==> inputs of raven <==
==> flow/design.v <==
`timescale 1ns/1ns
module adder_1(input[11:0] a ,output[11:0] out);
	wire[11:0] b = 12'b000000000001;
	assign out = a + b;
endmodule
module adder(input[11:0] a , b , output[11:0] out);
	assign out = a + b ;
endmodule
`timescale 1ns/1ns
module alu(input[2:0] fun , input[7:0] a,b ,input cin , output logic[7:0] out , output logic zero,cout);
	always @(fun,a,b,cin)begin
    cout = 1'b0;
    case(fun)
      3'b000 : {cout,out} = a + b ;
      3'b001 : {cout,out} = a + b + cin;
      3'b010 : {cout,out} = a - b;
		  3'b011 : {cout,out} = a - b + cin;
		  3'b100 : out = a & b;
		  3'b101 : out = a | b;
		  3'b110 : out = a ^ b;
		  3'b111 : out = ~(a & b);
    endcase
	end
  assign zero = (out == 8'b0) ? 1 : 0;
endmodule
module controller(input[5:0] code,input ze,c,rst,output reg pop,push,memorywrite,memoryread,writeReg,selRR2,selALU2,selpc,ldz,ldc,selz,selc,output reg [1:0] selWD,selRet,output reg [2:0]ALUfn);
  always @(ze,c,code,rst)begin
    pop <= 1'b0;
    push <= 1'b0;
    memorywrite <= 1'b0;
    memoryread <= 1'b0;
    writeReg<= 1'b0;
    selRR2<= 1'b0;
    selALU2<= 1'b0;
    selRet<= 2'b00;
    selpc<= 1'b0;
    ldz<= 1'b0;
    ldc<= 1'b0;
    selz <= 1'b0;
    selc <= 1'b0;
    selWD<= 2'b00;
    ALUfn <= 3'b000;
    if (~rst)begin
    if (code[5:4] == 2'b00) begin
      ALUfn <= code[3:1];
      ldz <= 1'b1;
      ldc <= 1'b1;
      selALU2 <= 1'b1;
      writeReg <= 1'b1;
    end
    if (code [5:4] == 2'b01) begin
      ALUfn <= code[3:1];
      ldz <= 1'b1;
      ldc <= 1'b1;
      writeReg <= 1'b1;
    end
    if (code[5:3] == 3'b110) begin
      selz <= 1'b1;
      selc <= 1'b1;
      ldz <= 1'b1;
      ldc <= 1'b1;
      selWD <= 2'b10;
      writeReg <= 1'b1;
    end
    if (code[5:3] == 3'b100) begin
      selRR2 <= 1'b1;
      ALUfn <= 3'b000;
      if (code [2:1] == 2'b00) begin
        memoryread <= 1'b1;
        selWD<= 2'b01;
        writeReg <= 1'b1;
      end
      if (code [2:1] == 2'b01)begin
        memorywrite<= 1'b1;
      end
    end
    if (code[5:3] == 3'b101) begin
      case(code[2:1])
        2'b00 : selpc <= ze?1:0;
        2'b01 : selpc <= ze?0:1;
        2'b10 : selpc <= c?1:0;
        2'b11 : selpc <= c?0:1;
      endcase
    end
    if (code[5:2] == 4'b1110)begin
      selRet <= 2'b10;
      selpc <= 1'b1;
      if (code[1] == 1'b1)
        push <= 1'b1;
    end
    if (code[5:0] == 6'b111100) begin
      pop <= 1'b1;
      selRet <=2'b01;
    end
    end
  end
endmodule
`timescale 1ns / 1ns
module signExtender(extend, extended );
	input[7:0] extend;
	output[11:0] extended;
	assign extended[7:0] = extend[7:0];
	assign extended[11:8] = {4{extend[7]}};
endmodule
module ff(input in,ld,clk,rst,output logic out);
  always@(posedge clk,posedge rst) begin
    if(rst)
      out <= 1'b0;
    else if(ld)
      out <= in;
  end
endmodule
`timescale 1ns/1ns
module mux2_12(input[11:0] a , b ,input sel , output[11:0] out);
	assign out = (sel) ? b : a ;
endmodule
module mux2_8(input[7:0] a , b , input sel , output[7:0] out);
	assign out = (sel) ? b : a ;
endmodule
module mux2_3(input[2:0] a , b , input sel , output[2:0] out);
	assign out = (sel) ? b : a ;
endmodule
module mux2_1(input a , b , input sel , output out);
	assign out = (sel) ? b : a ;
endmodule
module mux3(input[7:0] a , b , c,input[1:0] sel,output[7:0] out);
  assign out = (sel == 2'b00)?a:(sel == 2'b01)? b:c;
endmodule
module mux3_12(input[11:0] a , b , c,input[1:0] sel,output[11:0] out);
  assign out = (sel == 2'b00)?a:(sel == 2'b01)? b:c;
endmodule
module pc(input[11:0] in,input clk,rst,output logic[11:0] pc);
  always@(posedge clk,posedge rst)begin
    if (rst)
      pc <= 12'b0;
    else
      pc <= in;
  end
endmodule
module registerFile(input[2:0] RR1,RR2,WR,input[7:0] WD,input W,clk,rst,output logic [7:0] RD1,RD2);
  logic[7:0][7:0] registers;
  assign RD1 = registers[RR1];
  assign RD2 = registers[RR2];
  always @(posedge clk,posedge rst)begin
    if (rst)
      registers <= '0;
    else if (W)
      registers[WR] <= WD;
  end
endmodule
`timescale 1ns/1ns
module shiftReg(input[7:0] Data,input[2:0]sc,input[1:0]fn,output logic[7:0] out,output logic c,z);
  logic [15:0] rotl, rotr;
  assign rotl = {Data, Data} << sc;
  assign rotr = {Data, Data} >> sc;
  always@(*)begin
    c = 1'b0;
    case (fn)
      2'b00 : begin
        out = Data << sc;
        if (sc != 3'd0) c = Data[3'd0 - sc];
      end
      2'b01 : begin
        out = Data >> sc;
        if (sc != 3'd0) c = Data[sc - 3'd1];
      end
      2'b10 : out = rotl[15:8];
      default : out = rotr[7:0];
    endcase
  end
  assign z = out?0:1;
endmodule
module stack(input[11:0] in,input push,pop,clk,rst,output logic[11:0] out);
  logic[7:0][11:0] memory;
  assign out = memory[0];
  always@(posedge clk,posedge rst)begin
    if (rst)
      memory <= '0;
    else begin
      if(pop)begin
        for (int i=1; i<8; i++)begin
          memory[i-1] <= memory[i];
        end
        memory[7] <= 12'b0;
      end
      else if (push)begin
        for (int i=0; i<7; i++)begin
          memory[7-i] <= memory[6-i];
        end
        memory[0] <= in;
      end
    end
  end
endmodule
module datapath(input pop,push,memorywrite,memoryread,writeReg,selRR2,selALU2,selpc,ldz,ldc,selz,selc,input [1:0] selWD,selRet,input  [2:0]ALUfn,input clk,rst, output ze,c,output [5:0] code,
                output [11:0] imem_addr, input [18:0] imem_data, output [7:0] dmem_addr, dmem_wdata, input [7:0] dmem_rdata);
  wire [11:0] pc_1 , ret;
  stack Stack(pc_1,push,pop,clk,rst,ret);
  wire[11:0] f_pc,next_pc;
  wire [18:0] ins;
  mux3_12 pc_ret(f_pc , ret , ins[11:0] , selRet ,next_pc);
  wire[11:0] pc;
  pc PC(next_pc ,clk,rst,pc);
  assign imem_addr = pc;
  assign ins = imem_data;
  wire [11:0]extended;
  signExtender Ex(ins[7:0], extended );
  adder_1 In(pc ,pc_1);
  wire[11:0] apc;
  adder Add(pc_1 , extended , apc);
  mux2_12 pc1_apc(pc_1 , apc , selpc , f_pc);
  wire [2:0] RR2;
  mux2_3 sel_RR2(ins[7:5] , ins[13:11] , selRR2, RR2);
  wire [7:0] Out,RD,ALUOut,WD;
  mux3 sel_WD( ALUOut,RD,Out, selWD,WD);
  wire[7:0] RD1,RD2;
  registerFile RF(ins[10:8],RR2,ins[13:11],WD,writeReg,clk,rst,RD1,RD2);
  wire[7:0] ALU2;
  mux2_8 sel_ALU2(ins[7:0] , RD2, selALU2,ALU2);
  wire zero,carry;
  alu Alu(ALUfn ,RD1,ALU2 ,c ,ALUOut ,zero,carry);
  wire shc,shz;
  shiftReg Shr(RD1,ins[7:5],ins[15:14],Out,shc,shz);
  wire ff1;
  mux2_1 sel_z(zero,shz,selz , ff1);
  ff ff_z(ff1,ldz,clk,rst,ze);
  wire ff2;
  mux2_1 sel_c(carry,shc,selc , ff2);
  ff ff_c(ff2,ldc,clk,rst,c);
  assign dmem_addr = ALUOut;
  assign dmem_wdata = RD2;
  assign RD = dmem_rdata;
  assign code = ins[18:13];
endmodule
`timescale 1ns/1ns
module CPU(input clk,rst,
           output [11:0] imem_addr, input [18:0] imem_data,
           output [7:0] dmem_addr, dmem_wdata, output dmem_we, dmem_re, input [7:0] dmem_rdata);
  wire pop,push,memorywrite,memoryread,writeReg,selRR2,selALU2,selpc,ldz,ldc,selz,selc;
  wire[1:0] selWD,selRet;
  wire[2:0] ALUfn;
  wire ze,c;
  wire[5:0] code;
  datapath dp(pop,push,memorywrite,memoryread,writeReg,selRR2,selALU2,selpc,ldz,ldc,selz,selc,selWD,selRet,ALUfn,clk,rst, ze,c,code,
              imem_addr, imem_data, dmem_addr, dmem_wdata, dmem_rdata);
  controller cl( code, ze,c,rst, pop,push,memorywrite,memoryread,writeReg,selRR2,selALU2,selpc,ldz,ldc,selz,selc,selWD,selRet,ALUfn);
  assign dmem_we = memorywrite;
  assign dmem_re = memoryread;
endmodule
==> flow/run.sh <==
#!/bin/bash
# the make line also repeats each setting of config.mk as NAME=value (left out here)
make -C /OpenROAD-flow-scripts/flow DESIGN_CONFIG=/design/flow/config.mk WORK_HOME=/design/flow/orfs CLKGATE_MAP_FILE= finish
==> flow/config.mk <==
export PLATFORM = sky130hd
export DESIGN_NAME = CPU
export DESIGN_NICKNAME = CPU
export VERILOG_FILES = /design/flow/design.v
export SDC_FILE = /design/flow/constraint.sdc
export NUM_CORES = 4
export LEC_CHECK = 0
export CAP_MARGIN = 20
export CORE_MARGIN = 2
export CORE_UTILIZATION = 68
export CTS_CLUSTER_DIAMETER = 30
export SETUP_SLACK_MARGIN = -0.56
export SLEW_MARGIN = 20
==> flow/constraint.sdc <==
create_clock -name core_clock -period 5.6 [get_ports {clk}]
set_input_delay 1.1200 -clock core_clock [delete_from_list [all_inputs] [get_ports {clk}]]
set_output_delay 1.1200 -clock core_clock [all_outputs]
set_load 0.01 [all_outputs]
==> nickel: changes against raven <==
--- a/flow/config.mk
+++ b/flow/config.mk
@@ -6,8 +6,12 @@
 export NUM_CORES = 4
 export LEC_CHECK = 0
+export ABC_AREA = 1
 export CAP_MARGIN = 20
+export CELL_PAD_IN_SITES_DETAIL_PLACEMENT = 0
 export CORE_MARGIN = 2
-export CORE_UTILIZATION = 68
-export CTS_CLUSTER_DIAMETER = 30
-export SETUP_SLACK_MARGIN = -0.56
+export CORE_UTILIZATION = 67
+export GPL_TIMING_DRIVEN = 1
+export MAX_ROUTING_LAYER = met4
+export MIN_ROUTING_LAYER = met2
 export SLEW_MARGIN = 20
+export TNS_END_PERCENT = 95
==> flow/constraint.sdc (replaced) <==
create_clock -name core_clock -period 4.85 [get_ports {clk}]
set_input_delay 0.9700 -clock core_clock [delete_from_list [all_inputs] [get_ports {clk}]]
set_output_delay 0.9700 -clock core_clock [all_outputs]
set_load 0.01 [all_outputs]
==> fjord: changes against raven <==
--- a/flow/config.mk
+++ b/flow/config.mk
@@ -8,6 +8,4 @@
 export CAP_MARGIN = 20
 export CORE_MARGIN = 2
-export CORE_UTILIZATION = 68
-export CTS_CLUSTER_DIAMETER = 30
-export SETUP_SLACK_MARGIN = -0.56
+export CORE_UTILIZATION = 49
 export SLEW_MARGIN = 20
==> flow/constraint.sdc (replaced) <==
create_clock -name core_clock -period 7.36 [get_ports {clk}]
set_input_delay 1.4720 -clock core_clock [delete_from_list [all_inputs] [get_ports {clk}]]
set_output_delay 1.4720 -clock core_clock [all_outputs]
set_load 0.01 [all_outputs]
==> indigo: changes against raven <==
--- a/flow/config.mk
+++ b/flow/config.mk
@@ -8,6 +8,4 @@
 export CAP_MARGIN = 20
 export CORE_MARGIN = 2
-export CORE_UTILIZATION = 68
-export CTS_CLUSTER_DIAMETER = 30
-export SETUP_SLACK_MARGIN = -0.56
+export CORE_UTILIZATION = 57
 export SLEW_MARGIN = 20
==> flow/constraint.sdc (replaced) <==
create_clock -name core_clock -period 3.56 [get_ports {clk}]
set_input_delay 0.7120 -clock core_clock [delete_from_list [all_inputs] [get_ports {clk}]]
set_output_delay 0.7120 -clock core_clock [all_outputs]
set_load 0.01 [all_outputs]
==> qor summary <==
quantity	nickel	fjord	raven	indigo
Critical path capture point type	-	output port	output port	output port
Yosys stat chip area	0.0127 sq mm	0.0129 sq mm	0.0129 sq mm	0.0129 sq mm
Multi-input gate count	-	1079	1079	1079
Power density relative to cell area	-	341 mW/mm^2	456 mW/mm^2	707 mW/mm^2
Number of flip-flops and latches	-	174	174	174
Final cell count without fillers	-	1918	1841	2033
Share of synthesized cell area in and, or, nand and nor gates	27.4%	16.2%	16.2%	16.2%
Maximum capacitance violations	-	0	0	0
Net switching share of the total power	-	40.8%	42.6%	42.0%
M1 wire length	-	17900 microns	16300 microns	17900 microns
Hold_ws	-	0.492 ns	0.485 ns	0.487 ns
Starting DRT DRC Count	-	1338	1613	1652
Hold Crit Class	-	reg2reg	reg2reg	reg2reg
Register-to-register path setup slack	-	2.41 ns	0.99 ns	-0.80 ns
Met2 routed wirelength	-	20300 microns	20500 microns	22800 microns
Worst setup path end	-	dmem_addr[7]	dmem_addr[7]	dmem_addr[7]
Aoi share	20.0%	21.3%	21.3%	21.3%
Cell resize tally after clock tree synthesis	129	43	45	147
Count of buffering cells on the critical path with inverters included	-	6	6	7
Run status	did not finish	finished clean	finished with violations	finished with violations
Last stage reached	global routing	-	-	-
Violated checks	-	-	negative setup slack	negative setup slack
Critical path type	-	in2out	in2out	in2out
Post-route core utilization	-	60.9%	84.6%	81.3%
No activity file was given, so power comes from the tool's default toggle rates.
